## CLOCK_TOP
module CLOCK_TOP( 
	   SEG0, SEG1, SEG2, SEG3, SEG4, SEG5, SEG6, SEG7, LED, BUZ_OUT,
	   CLK50M, KEY1, KEY2, KEY3, SW0, SW1, SW2, SW3, SW4, SW5, KNOCK,
	   SENSOR, ROT_A, ROT_B
	   );
export LEC_CHECK = 0
export CAP_MARGIN = 20
export CELL_PAD_IN_SITES_DETAIL_PLACEMENT = 1
export CORE_ASPECT_RATIO = 1.02
export CORE_MARGIN = 9
export CORE_UTILIZATION = 34
export CTS_CLUSTER_SIZE = 91
export HOLD_SLACK_MARGIN = 0.04
export SLEW_MARGIN = 20
export TNS_END_PERCENT = 50
create_clock -name core_clock -period 11.7 [get_ports {CLK50M}]
run.sh (not shown) runs the stock make flow with config.mk's settings and CLKGATE_MAP_FILE=.
The starting point completed without violations.
Next try:
Settings changed: CELL_PAD_IN_SITES_DETAIL_PLACEMENT 1 to not set, CORE_ASPECT_RATIO 1.02 to not set, CORE_MARGIN 9 to 2, CORE_UTILIZATION 34 to 61, CTS_CLUSTER_SIZE 91 to not set, HOLD_SLACK_MARGIN 0.04 to not set, TNS_END_PERCENT 50 to not set.
Clock period 11.7 ns to 8.72 ns, I/O delays scaled along.
Outcome: Sequential power climbs by 34%. Critical path depth is unchanged. Wire length went down by 19%. Cell count goes down by 11%. Area after synthesis does not change. Cell area drops by 2.9%. Setup slack is worse by 1800 ps. Global-route usage climbs by 11 points.

CLOCK_TOP again, from the RTL that the note above started with.
clock: 8.28 ns
lec_check: 0
abc_area: 1
cap_margin: 20
cell_pad_in_sites_detail_placement: 1
core_aspect_ratio: 1.02
core_margin: 9
core_utilization: 32
cts_cluster_size: 62
gpl_routability_driven: 0
max_routing_layer: met5
place_density: 0.82
setup_slack_margin: 0.53
slew_margin: 20
tns_end_percent: 50
The starting point went through all stages and came out clean.
Rerun with:
ABC_AREA = not set   (was 1)
CORE_MARGIN = 2   (was 9)
CORE_UTILIZATION = 34   (was 32)
CTS_CLUSTER_SIZE = not set   (was 62)
GPL_ROUTABILITY_DRIVEN = not set   (was 0)
MAX_ROUTING_LAYER = not set   (was met5)
PLACE_DENSITY = not set   (was 0.82)
SETUP_SLACK_MARGIN = not set   (was 0.53)
clock period = 11.7 ns   (was 8.28 ns; I/O delays follow)
The new run ran to the end with no violations; cell count goes down by 24%; clock skew goes down by 0.010 ns; die area decreases by 22%; worst hold slack gains 0.013 ns; cell area drops by 7.7%; via count decreases by 25%; synthesized cell count decreases by 25%; sequential share of layout area came out higher by 2.8 points; synthesized area drops by 7.6%; worst setup slack improves by 2.6 ns; total power is lower by 30%.
Rerun with:
CORE_MARGIN = 9   (was 2)
CTS_CLUSTER_SIZE = 62   (was not set)
HOLD_SLACK_MARGIN = 0.04   (was not set)
PLACE_DENSITY = 0.82   (was not set)
SETUP_SLACK_MARGIN = 0.53   (was not set)
The new run produced a clean layout.
Routed wire length grows by about a fifth.
Total power goes up slightly.
Synthesized area is unchanged.
Cell area barely changes.
Rerun with:
CELL_PAD_IN_SITES_DETAIL_PLACEMENT = not set   (was 1)
CORE_ASPECT_RATIO = not set   (was 1.02)
CORE_MARGIN = 2   (was 9)
CORE_UTILIZATION = 61   (was 34)
CTS_CLUSTER_SIZE = not set   (was 62)
HOLD_SLACK_MARGIN = not set   (was 0.04)
PLACE_DENSITY = not set   (was 0.82)
SETUP_SLACK_MARGIN = not set   (was 0.53)
TNS_END_PERCENT = not set   (was 50)
clock period = 8.5 ns   (was 11.7 ns; I/O delays follow)
The changed run produced a clean layout. Power goes up by 38%. Wire length decreases by 32%. Via count shrinks by 10%. Final area goes down by 1.4%. Critical path depth does not change. First-iteration DRC count goes down by 1.2%. Core utilization came out higher by 31 points. Sequential power goes up by 38%. Cell count goes down by 11%. Synthesized cell count is unchanged.
Rerun with:
CORE_ASPECT_RATIO = 1.02   (was not set)
CORE_UTILIZATION = 34   (was 61)
clock period = 20.0 ns   (was 8.5 ns; I/O delays follow)
=> Global-route usage went down by 11 points. Setup slack improved by 8.7 ns. Cell area rises by 2.3%. Routed wire length grows by 5.7%. Critical path depth stays the same. Total power is lower by 55%. Clock skew grows by 0.018 ns. Cell count grows by 12%.
Rerun with:
CORE_ASPECT_RATIO = not set   (was 1.02)
CORE_UTILIZATION = 30   (was 34)
clock period = 8.31 ns   (was 20.0 ns; I/O delays follow)
=> Cell count goes up by a few percent; design area went down slightly; count of clock-buffer cells in the layout went down by 3; total power climbs by well over a third; first-iteration DRC count climbs by roughly a tenth; sequential power grows by well over a third.
Power and IR drop assume default switching activity.
